Setup of run 1:
## cpu
module cpu(clk,reset,s,load,in,out,N,V,Z,w);
  input clk, reset, s, load;
  input [15:0] in;
  output [15:0] out;
  output N, V, Z, w;
  wire [15:0] instruction_out;
  wire loada,loadb,loads,loadc,write,asel,bsel;
  wire [2:0] status;
  wire [1:0] op, ALUop, shift, vsel;
  wire [2:0] opcode, readnum, writenum, nsel;  
  wire [15:0] sximm5, sximm8; 
  wire [15:0] mdata = 16'b0;
  wire [7:0] PC = 8'b0;
  vDFFE #(16) instruct_reg(clk, load , in, instruction_out);  
  instruct_decoder decoder(   .instruction_out(instruction_out),
			        .nsel(nsel),
				.opcode(opcode),
				.op(op),
				.ALUop(ALUop),
				.sximm5(sximm5),
				.sximm8(sximm8),
				.shift(shift),
				.readnum(readnum),
				.writenum(writenum)
  );
  FSM state_machine(    .clk(clk),
			.reset(reset),
			.s(s),
			.w(w),
			.opcode(opcode),
			.op(op),
			.nsel(nsel),
			.loada(loada),
			.loadb(loadb),
			.loadc(loadc),
			.loads(loads),
			.vsel(vsel),
			.write(write),
			.asel(asel),
			.bsel(bsel)
  );
  datapath DP(          .clk(clk),
			.readnum(readnum),
			.writenum(writenum),
			.write(write),
			.vsel(vsel),
			.loada(loada),
			.loadb(loadb),
			.loadc(loadc),
			.loads(loads),
			.shift(shift),
			.ALUop(ALUop),
  ...
Settings: LEC_CHECK=0, CAP_MARGIN=5, CORE_MARGIN=2, CORE_UTILIZATION=28, CTS_CLUSTER_SIZE=67, GPL_TIMING_DRIVEN=0, MIN_ROUTING_LAYER=met2, PLACE_DENSITY=0.56, SETUP_SLACK_MARGIN=-0.36, SLEW_MARGIN=40, TNS_END_PERCENT=80; clock period 8.14 ns.
run.sh (not shown) runs the stock make flow with config.mk's settings and CLKGATE_MAP_FILE=.
Input-level comparison between run 2 and run 1:
- PLACE_DENSITY no longer set, was 0.56
- CAP_MARGIN now 20, was 5
- MIN_ROUTING_LAYER no longer set, was met2
- SLEW_MARGIN now 20, was 40
- SETUP_SLACK_MARGIN now -0.3, was -0.36
- ABC_AREA now 1, previously not set
- TNS_END_PERCENT no longer set, was 80
- GPL_TIMING_DRIVEN no longer set, was 0
- CORE_UTILIZATION now 70, was 28
- CTS_CLUSTER_SIZE now 31, was 67
- the clock period (ns, I/O delays scaled along) now 3.01, was 8.14
Results
Run 2 completed end to end; final checks failed (setup timing).
Run 1 finished all stages; the layout is clean.
Compared with run 1, in run 2 clock buffer count in the final layout went up, number of search-and-repair iterations in the first detailed-routing pass went down, post-placement cell area went up, wire length of the first global-routing pass went up, power share of the clock group went down.
Going from run 1 to run 2, reg2reg setup slack went down; utilization went up.
#### Input delta (run 3 over run 2)
- setting CTS_CLUSTER_DIAMETER to 346 for the first time
- setting HOLD_SLACK_MARGIN to 0.3 for the first time
- changing CTS_CLUSTER_SIZE from 31 to 30
- changing SETUP_SLACK_MARGIN from -0.3 to -0.32
- changing the clock period (ns, I/O delays scaled along) from 3.01 to 3.24
## What came out
As of run 3, final cell count had fallen by a few percent compared to run 2. Run 2 has a lower share of power burned in combinational logic than run 3. Run 3: combined area of the multi-input logic cells is about 6% lower than what run 2 reported. The worst-case vdd ir drop reported for run 3 is smaller than that of run 2 by 0.00011 V. Re utilization of the core after routing: run 3 and run 2 aren't equal, and the lower value belongs to run 3. Total routing resource utilization after global routing ended up 4.4 points lower on run 3 than on run 2. For the final cycle utilization of the critical path, run 3 came in 9.4 points lower than run 2 did. Sequential cell area share (run 3 over run 2): increase, 3.5 points. Run 2 has lower worst setup slack for register-to-register paths than run 3. Run 3 vs run 2: hold slack down in run 3. Run 3 finished every stage; the final checks, however, were not passed, the failures being setup timing.
The following lists how run 4 was set up differently from run 3:
- clearing CTS_CLUSTER_DIAMETER, which used to be 346
- clearing ABC_AREA, which used to be 1
- clearing SETUP_SLACK_MARGIN, which used to be -0.32
- clearing HOLD_SLACK_MARGIN, which used to be 0.3
- clearing CTS_CLUSTER_SIZE, which used to be 30
- swapping 70 for 51 in CORE_UTILIZATION
- swapping 3.24 for 5.41 in the clock period (ns, I/O delays scaled along)
--- outcome ---
Run 4 vs run 3: post-route total power down by more than a quarter. Final area, run 3 and run 4: lower on run 4. Every stage of the flow completed for run 4, and the final layout passed the timing, design-rule and antenna checks. Run 4 ended with less static leakage than run 3. Against run 3, run 4 comes in 11 points lower on total track usage. In the route summary, run 4 ends up with a via count below that of run 3.

========
## v11
Starting RTL as in the previous note.
clock: 3.15 ns
lec_check: 0
abc_area: 1
cap_margin: 20
cell_pad_in_sites_detail_placement: 0
core_margin: 2
core_utilization: 72
cts_cluster_diameter: 334
cts_cluster_size: 39
hold_slack_margin: 0.3
min_routing_layer: met1
place_density: 0.35
setup_slack_margin: -0.02
slew_margin: 20
v11 did not finish; a tool error ended it in global routing.
--- input diff v11..v29 ---
- a deleted ABC_AREA that had been 1
- a deleted HOLD_SLACK_MARGIN that had been 0.3
- a deleted PLACE_DENSITY that had been 0.35
- a deleted CTS_CLUSTER_DIAMETER that had been 334
- a deleted SETUP_SLACK_MARGIN that had been -0.02
- a deleted CELL_PAD_IN_SITES_DETAIL_PLACEMENT that had been 0
- a deleted MIN_ROUTING_LAYER that had been met1
- a change of CORE_UTILIZATION from 72 to 40
- a deleted CTS_CLUSTER_SIZE that had been 39
- a change of the clock period (ns, I/O delays scaled along) from 3.15 to 3.83
--- outcome ---
- Layout checks on v29: not met. Flow itself completed; violations: negative setup slack.
- In the reports for v29 and v11, the larger complex-gate fraction of the synthesized area belongs to v29.
- Cmp v29 vs v11: estimated wirelength of the detail-placed design lower in v29
- Summary of the comparison: post-synthesis cell type count is higher in v29, relative to v11.
- On overall die height, the lower figure sits with v11, not v29.
- Changes observed in v29 relative to v11: area fraction in mux cells went up by 1.4 points; weighted congestion at the end of routability-driven global placement went down by about 13%; area after synthesis went down by about 0.7%; number of gates resized after CTS went down by 34.
- v29 against v11; synthesized cell count is down by more than 10%.
- Xor and xnor area share after synthesis: v29 and v11 compared, higher one is v29
- AND-OR/OR-AND gates as the largest family of logic cells by area was reported by v29, and simple AND/OR/NAND/NOR gates by v11.
Input-level comparison between v16 and v29:
- changing the clock period (ns, I/O delays scaled along) from 3.83 to 5.41
Results
v16 finished all stages; the layout is clean. As of v16, number of nets in the layout had fallen by more than 10% compared to v29. The count of non-CTS buffers in the layout number comes out higher for v29 vs v16. Compare v16 and v29 | arrival time reported for the critical path endpoint lower: v29. The remaining global-route overflow of v29 and that of v16 are within noise of each other. In v16 the number of clock buffers in the layout turned out 21% lower than in v29. Of v16 and v29, v16 shows the lower power, with v29 above it. v16 vs v29: final design utilization down. Clock latency of the later-clocked register in the worst-skew pair, v16 and v29, lower one = v29. The number of cell instances on the worst register-to-register path number comes out higher for v16 vs v29.
> inputs changed (v16 -> v31)
- swapping 40 for 66 in CORE_UTILIZATION
- swapping 5.41 for 4.2 in the clock period (ns, I/O delays scaled along)
## What came out
What the final checks of v31 revealed, after a flow that finished every stage, was a layout that fails on negative setup slack.
v31 vs. v16: logic depth of the worst register-to-register path grew by 2, met1 usage in global routing grew by 15 points.
Re area occupied by multi-input gates: v16 and v31 aren't equal, and the higher value belongs to v31.
Static power due to leakage came out higher on v31 than on v16.
As far as aoi/oai-family share of the synthesized area goes, v31 and v16 are indistinguishable; the numbers are identical.
Cell count after placement: v31 lower than v16
Higher critical path depth goes to v31 over v16.
On design area, v31 does worse than v16.
v31: final clock period utilization by the worst path higher than v16
[v31] non-clock buffer count rose about 150% relative to v16
Going from v16 to v31, global routing usage summed across all routing layers grows by 13 points.
Changes in v19 relative to v31:
- putting SETUP_SLACK_MARGIN at 0.88 where nothing was set
- swapping 66 for 58 in CORE_UTILIZATION
- swapping 4.2 for 3.04 in the clock period (ns, I/O delays scaled along)
Results
Although it ran to completion, v19 produced a layout that fails the final checks because of negative setup slack.
Diff v31 -> v19: combined buffer and inverter count along the critical path moved down; share of final layout cell area taken by non-clock buffers picked up an extra 6.5 points; overall overflow remaining after global route ~0 delta.
Period utilization up 31 points in v19 wrt v31
Taking v31 as the reference point, the estimated wirelength of the detail-placed design of v19 rises by 6.6%.
Compared with v31, in v19 shortest period the worst path allows lower, total placed cells including tap cells higher, utilization higher, global-route wire length before repair higher.
diff inputs: v19 => v44
- setting CTS_CLUSTER_DIAMETER to 249 for the first time
- changing CORE_UTILIZATION from 58 to 40
- setting MIN_ROUTING_LAYER to met2 for the first time
- removing SETUP_SLACK_MARGIN (formerly 0.88)
- changing the clock period (ns, I/O delays scaled along) from 3.04 to 7.0
## What came out
v44 finished all stages; the layout is clean.
Relative to v19, the post-route standard cell area excluding fillers of v44 is lower by 20%.
Sort v44 and v19 by die size asc -> top: v19
Worst hold slack: higher on v19
Non-clock buffer total of the final layout ended up 78% lower on v44 than on v19.
Width of the die delta for v44 relative to v19: 20% higher
v44: global routing met3 resource utilization 35 points above v19
v44 vs v19: total detailed-routing wirelength down
v44 vs. v19: total power moved down, global-route wire length before repair moved down, post-placement cell area moved down, core utilization moved down.
Power and IR drop assume default switching activity.
